Setup of old:
// axis_uart_v1_0
module axis_uart_v1_0 #(
	parameter integer BAUD_PRESCALER = 10,	 
	parameter integer PARITY = 0, 			 
	parameter integer BYTE_SIZE = 8, 		 
	parameter integer STOP_BITS = 0, 		 
	parameter integer FIFO_DEPTH = 16,		 
	parameter integer FLOW_CONTROL = 1,		 
	parameter integer DYNAMIC_CONFIG = 1	 
)
(
	input wire aclk,
	input wire aresetn,
	input wire [23:0]s_axis_config_tdata,	 
	input wire s_axis_config_tvalid,
	output wire s_axis_config_tready,
	input wire [15:0]s_axis_tdata,
	input wire s_axis_tvalid,
	output wire s_axis_tready,
	output wire [15:0]m_axis_tdata,
	output wire m_axis_tuser,				 
	output wire m_axis_tvalid,
	input wire m_axis_tready,
	output wire tx,
	input wire rx,
	output wire rts,						 
	input wire cts							 
);
Settings: LEC_CHECK=0, ABC_AREA=0, CAP_MARGIN=20, CELL_PAD_IN_SITES_DETAIL_PLACEMENT=2, CORE_ASPECT_RATIO=0.86, CORE_MARGIN=10, CORE_UTILIZATION=18, GPL_ROUTABILITY_DRIVEN=0, MAX_ROUTING_LAYER=met4, MIN_ROUTING_LAYER=met2, PLACE_DENSITY_LB_ADDON=0.14, SLEW_MARGIN=20; clock period 4.15 ns.
run.sh (not shown) runs the stock make flow with config.mk's settings and CLKGATE_MAP_FILE=.
old: done, clean on timing, DRC and antenna
Modified inputs, new compared to old
# old
export LEC_CHECK = 0
export ABC_AREA = 0
export CAP_MARGIN = 20
export CELL_PAD_IN_SITES_DETAIL_PLACEMENT = 2
export CORE_ASPECT_RATIO = 0.86
export CORE_MARGIN = 10
export CORE_UTILIZATION = 18
export GPL_ROUTABILITY_DRIVEN = 0
export MAX_ROUTING_LAYER = met4
export MIN_ROUTING_LAYER = met2
export PLACE_DENSITY_LB_ADDON = 0.14
export SLEW_MARGIN = 20
create_clock -name core_clock -period 4.15 [get_ports {aclk}]
# new
export LEC_CHECK = 0
export CAP_MARGIN = 20
export CORE_MARGIN = 2
export CORE_UTILIZATION = 63
export MAX_ROUTING_LAYER = met4
export SLEW_MARGIN = 20
create_clock -name core_clock -period 8.0 [get_ports {aclk}]
==> comparison <==
[compare] base=old new=new: routed length on met3 now sits lower; post-place setup slack went up 2850 ps; area fraction of clock buffers and clock inverters dropped 0.29 points; full die area shrank by 160000 um^2.
Where slack of the critical path is concerned, old is outperformed by new.
Between new and old, the post-synthesis cell count from yosys figures differ only marginally.

* * *

Starting RTL as in the previous note.
make LEC_CHECK=0 ABC_AREA=1 CAP_MARGIN=0 CELL_PAD_IN_SITES_GLOBAL_PLACEMENT=0 CORE_ASPECT_RATIO=0.56 CORE_MARGIN=2 CORE_UTILIZATION=42 GPL_ROUTABILITY_DRIVEN=1 MAX_ROUTING_LAYER=met5 PLACE_DENSITY_LB_ADDON=0.3 SLEW_MARGIN=20 finish   # period 9.81 ns
==> next run, changes <==
==> flow/config.mk (replaced) <==
export PLATFORM = sky130hd
export DESIGN_NAME = axis_uart_v1_0
export DESIGN_NICKNAME = axis_uart_v1_0
export VERILOG_FILES = /design/flow/design.v
export SDC_FILE = /design/flow/constraint.sdc
export NUM_CORES = 4
export LEC_CHECK = 0
export CAP_MARGIN = 20
export CORE_MARGIN = 2
export CORE_UTILIZATION = 64
export SLEW_MARGIN = 20
==> flow/constraint.sdc (replaced) <==
create_clock -name core_clock -period 4.05 [get_ports {aclk}]
set_input_delay 0.8100 -clock core_clock [delete_from_list [all_inputs] [get_ports {aclk}]]
set_output_delay 0.8100 -clock core_clock [all_outputs]
set_load 0.01 [all_outputs]
The changed run produced a clean layout.
Worst setup slack loses 3200 ps.
Cell count shrinks by 25%.
Worst hold slack gets worse by 50 ps.
Design area came out higher by 2.3%.
Via count went down by 20%.
Register-to-register slack degrades by 5300 ps.
==> next run, changes <==
--- a/flow/config.mk
+++ b/flow/config.mk
@@ -8,4 +8,6 @@
 export CAP_MARGIN = 20
 export CORE_MARGIN = 2
-export CORE_UTILIZATION = 64
+export CORE_UTILIZATION = 67
+export CTS_CLUSTER_DIAMETER = 331
+export CTS_CLUSTER_SIZE = 33
 export SLEW_MARGIN = 20
==> flow/constraint.sdc (replaced) <==
create_clock -name core_clock -period 6.48 [get_ports {aclk}]
set_input_delay 1.2960 -clock core_clock [delete_from_list [all_inputs] [get_ports {aclk}]]
set_output_delay 1.2960 -clock core_clock [all_outputs]
set_load 0.01 [all_outputs]
Design area falls by 5.3%. Synthesized cell count does not change. Clock power goes down by 70%. Wire length is higher by 4.5%.

* * *

v9:
Starting RTL as in the previous note.
clock: 3.27 ns
lec_check: 0
abc_area: 1
cap_margin: 20
core_margin: 2
core_utilization: 72
cts_cluster_size: 76
place_density_lb_addon: 0.01
slew_margin: 20
[flow] v9 | stages: complete | final checks: fail | reason: setup timing
--- input diff v9..v59 ---
- setting CTS_CLUSTER_DIAMETER to 362 for the first time
- removing CTS_CLUSTER_SIZE (formerly 76)
- removing PLACE_DENSITY_LB_ADDON (formerly 0.01)
- changing the clock period (ns, I/O delays scaled along) from 3.27 to 3.22
### Flow results
- v9 → v59: proportion of cell area spent on the clock network moved up; power climbed 2.5%; final sum of negative setup slack went up by 0.12 ns; relative area change from synthesis to final layout closely matched the old numbers.
- v59 finished every stage and its layout cleared the timing, DRC and antenna checks.
- To summarise v9: no stage aborted, but the layout did not pass its checks, failing on setup timing.
- [compare] base=v9 new=v59: part of the total power dissipated in combinational logic -0.9 points, finished layout cell area closely matched the old numbers, overall routed net length now sits lower.
- A highest-delay cell along the critical path of sky130_fd_sc_hd__clkdlybuf4s50_1 is what v9 shows, while sky130_fd_sc_hd__dfxtp_4 belongs to v59.
Here is what was changed in the inputs of v6 compared with v59.
- CORE_UTILIZATION changed from 72 to 56
- ABC_AREA removed (was 1)
- CTS_CLUSTER_DIAMETER removed (was 362)
--- outcome ---
v6: flow complete, layout not clean; failing: setup timing. Share of the core filled with cells was higher in v59 than in v6. Number of core rows of v6 exceeds that of v59 by more than 10%. The routed wire length of v6 was superior to that of v59.

* * *

== run X ==
Starting RTL as in the previous note.
export LEC_CHECK = 0
export CAP_MARGIN = 0
export CORE_MARGIN = 2
export CORE_UTILIZATION = 68
export CTS_CLUSTER_DIAMETER = 351
export CTS_CLUSTER_SIZE = 26
export GPL_TIMING_DRIVEN = 1
export PLACE_DENSITY_LB_ADDON = 0.04
export SETUP_SLACK_MARGIN = 0.59
export SLEW_MARGIN = 20
export TNS_END_PERCENT = 30
create_clock -name core_clock -period 3.22 [get_ports {aclk}]
Completing all stages was not enough for run X: its layout failed the final checks because of setup timing.
The inputs of run F differ from those of run X as listed below.
Settings: CAP_MARGIN now 20, was 0; SETUP_SLACK_MARGIN no longer set, was 0.59; CTS_CLUSTER_SIZE now 32, was 26; PLACE_DENSITY_LB_ADDON no longer set, was 0.04; CORE_UTILIZATION now 67, was 68; TNS_END_PERCENT no longer set, was 30; CTS_CLUSTER_DIAMETER now 331, was 351; GPL_TIMING_DRIVEN no longer set, was 1; the clock period (ns, I/O delays scaled along) now 6.48, was 3.22.
Notes after the runs:
Run F has completed all stages; timing, DRC and antenna checks passed. | worst relative slew slack | lower: run F |. From run X to run F the numbers moved as follows: post-route total power fell by about 55%, slew at the pin closest to its max-slew limit rose by 64 ps, final HPWL from detailed placement rose by about 2.2%. Taking run X as the reference, in run F peak supply drop -about 56%; count of cells along the worst register-to-register path moved up. Relative to run X, the non-clock buffer count measured on run F has decreased by more than half. Of run X and run F, the higher aggregate global-route resource usage belongs to run X. Diff run X -> run F: count of clock buffers in the final design shows a reduction of 4; insertion delay at the late pin of the worst-skew pair shows an increase of 40 ps.

* * *

Setup of before:
axis_uart_v1_0 again, from the RTL that the note above started with.
clock: 4.65 ns
lec_check: 0
abc_area: 0
cap_margin: 15
cell_pad_in_sites_global_placement: 3
core_margin: 8
core_utilization: 46
cts_cluster_diameter: 351
gpl_routability_driven: 1
gpl_timing_driven: 0
hold_slack_margin: 0.26
min_routing_layer: met2
place_density_lb_addon: 0.16
setup_slack_margin: 0.33
slew_margin: 20
tns_end_percent: 90
## Diff of input files: after against before
Settings: clearing GPL_TIMING_DRIVEN, which used to be 0; swapping 46 for 41 in CORE_UTILIZATION; clearing CTS_CLUSTER_DIAMETER, which used to be 351; clearing SETUP_SLACK_MARGIN, which used to be 0.33; clearing TNS_END_PERCENT, which used to be 90; clearing ABC_AREA, which used to be 0; clearing MIN_ROUTING_LAYER, which used to be met2; clearing PLACE_DENSITY_LB_ADDON, which used to be 0.16; swapping 15 for 20 in CAP_MARGIN; clearing HOLD_SLACK_MARGIN, which used to be 0.26; swapping 8 for 2 in CORE_MARGIN; clearing GPL_ROUTABILITY_DRIVEN, which used to be 1; clearing CELL_PAD_IN_SITES_GLOBAL_PLACEMENT, which used to be 3; swapping 4.65 for 5.79 in the clock period (ns, I/O delays scaled along).
[summary]
after vs before: part of the total power dissipated in the clock network up. When the final numbers for after and before were put side by side, the sequential-cell power consumption turned out to be smaller in after. Between before and after, switching part of the total power decreased. Taking before as the reference, in after final worst slack +0.49 ns; cell count -78; core utilization -7.1 points; worst hold slack ~0 delta. after vs before, global-route layer with the greatest usage: met2 vs met3. Compared with before, after shows a sequential portion of the cell area that is 1.3 points higher. Delta(proportion of cell area spent on the clock network, after - before) > 0. Stage delay of the slowest cell on the critical path: after higher than before.

* * *

== job 1230 ==
axis_uart_v1_0 again, from the RTL that the note above started with.
Settings: LEC_CHECK=0, CAP_MARGIN=20, CELL_PAD_IN_SITES_DETAIL_PLACEMENT=1, CORE_ASPECT_RATIO=0.73, CORE_MARGIN=2, CORE_UTILIZATION=40, MAX_ROUTING_LAYER=met4, PLACE_DENSITY_LB_ADDON=0.14, SLEW_MARGIN=20; clock period 4.15 ns.
Job 1230 did not stop at any stage, and its layout met the timing, DRC and antenna checks.
--- input diff job 1230..job 2433 ---
# job 1230
export LEC_CHECK = 0
export CAP_MARGIN = 20
export CELL_PAD_IN_SITES_DETAIL_PLACEMENT = 1
export CORE_ASPECT_RATIO = 0.73
export CORE_MARGIN = 2
export CORE_UTILIZATION = 40
export MAX_ROUTING_LAYER = met4
export PLACE_DENSITY_LB_ADDON = 0.14
export SLEW_MARGIN = 20
create_clock -name core_clock -period 4.15 [get_ports {aclk}]
# job 2433
export LEC_CHECK = 0
export CAP_MARGIN = 20
export CORE_MARGIN = 2
export CORE_UTILIZATION = 64
export SLEW_MARGIN = 20
create_clock -name core_clock -period 6.48 [get_ports {aclk}]
[summary]
Against job 1230, power density relative to cell area in job 2433 fell by more than a quarter.
The estimated power of job 2433 ends up lower than the estimate for job 1230.
Post-layout period usage of the worst path (higher): job 1230
Per the comparison of job 2433 with job 1230, post-layout instance area has decreased; fraction of power consumed by combinational cells decreased 1.0 points.
--- input diff job 2433..job 3579 ---
# job 2433
export LEC_CHECK = 0
export CAP_MARGIN = 20
export CORE_MARGIN = 2
export CORE_UTILIZATION = 64
export SLEW_MARGIN = 20
create_clock -name core_clock -period 6.48 [get_ports {aclk}]
# job 3579
export LEC_CHECK = 0
export CAP_MARGIN = 20
export CORE_MARGIN = 2
export CORE_UTILIZATION = 66
export MAX_ROUTING_LAYER = met4
export SETUP_SLACK_MARGIN = 1.56
export SLEW_MARGIN = 20
create_clock -name core_clock -period 6.48 [get_ports {aclk}]
==> results <==
[compare] base=job 2433 new=job 3579: transition at the pin with the smallest max-transition slack picked up an extra 0.033 ns, cell count lost about 1.4%, cell area after placement about even, die boundary height -about 1.5%, share of the core filled with cells went up by 1.8 points.
Cmp job 2433 and job 3579 / share of total power consumed by net switching / lower: job 2433
Total length of routed wires across job 2433 and job 3579: no real change.
Relative to job 2433, the final cell area reported for job 3579 is lower.
As far as number of nets at floorplan is concerned, job 3579 and job 2433 perform about the same.
Fraction of area in registers (lower): job 2433
Power is estimated from default activity; no workload was simulated.
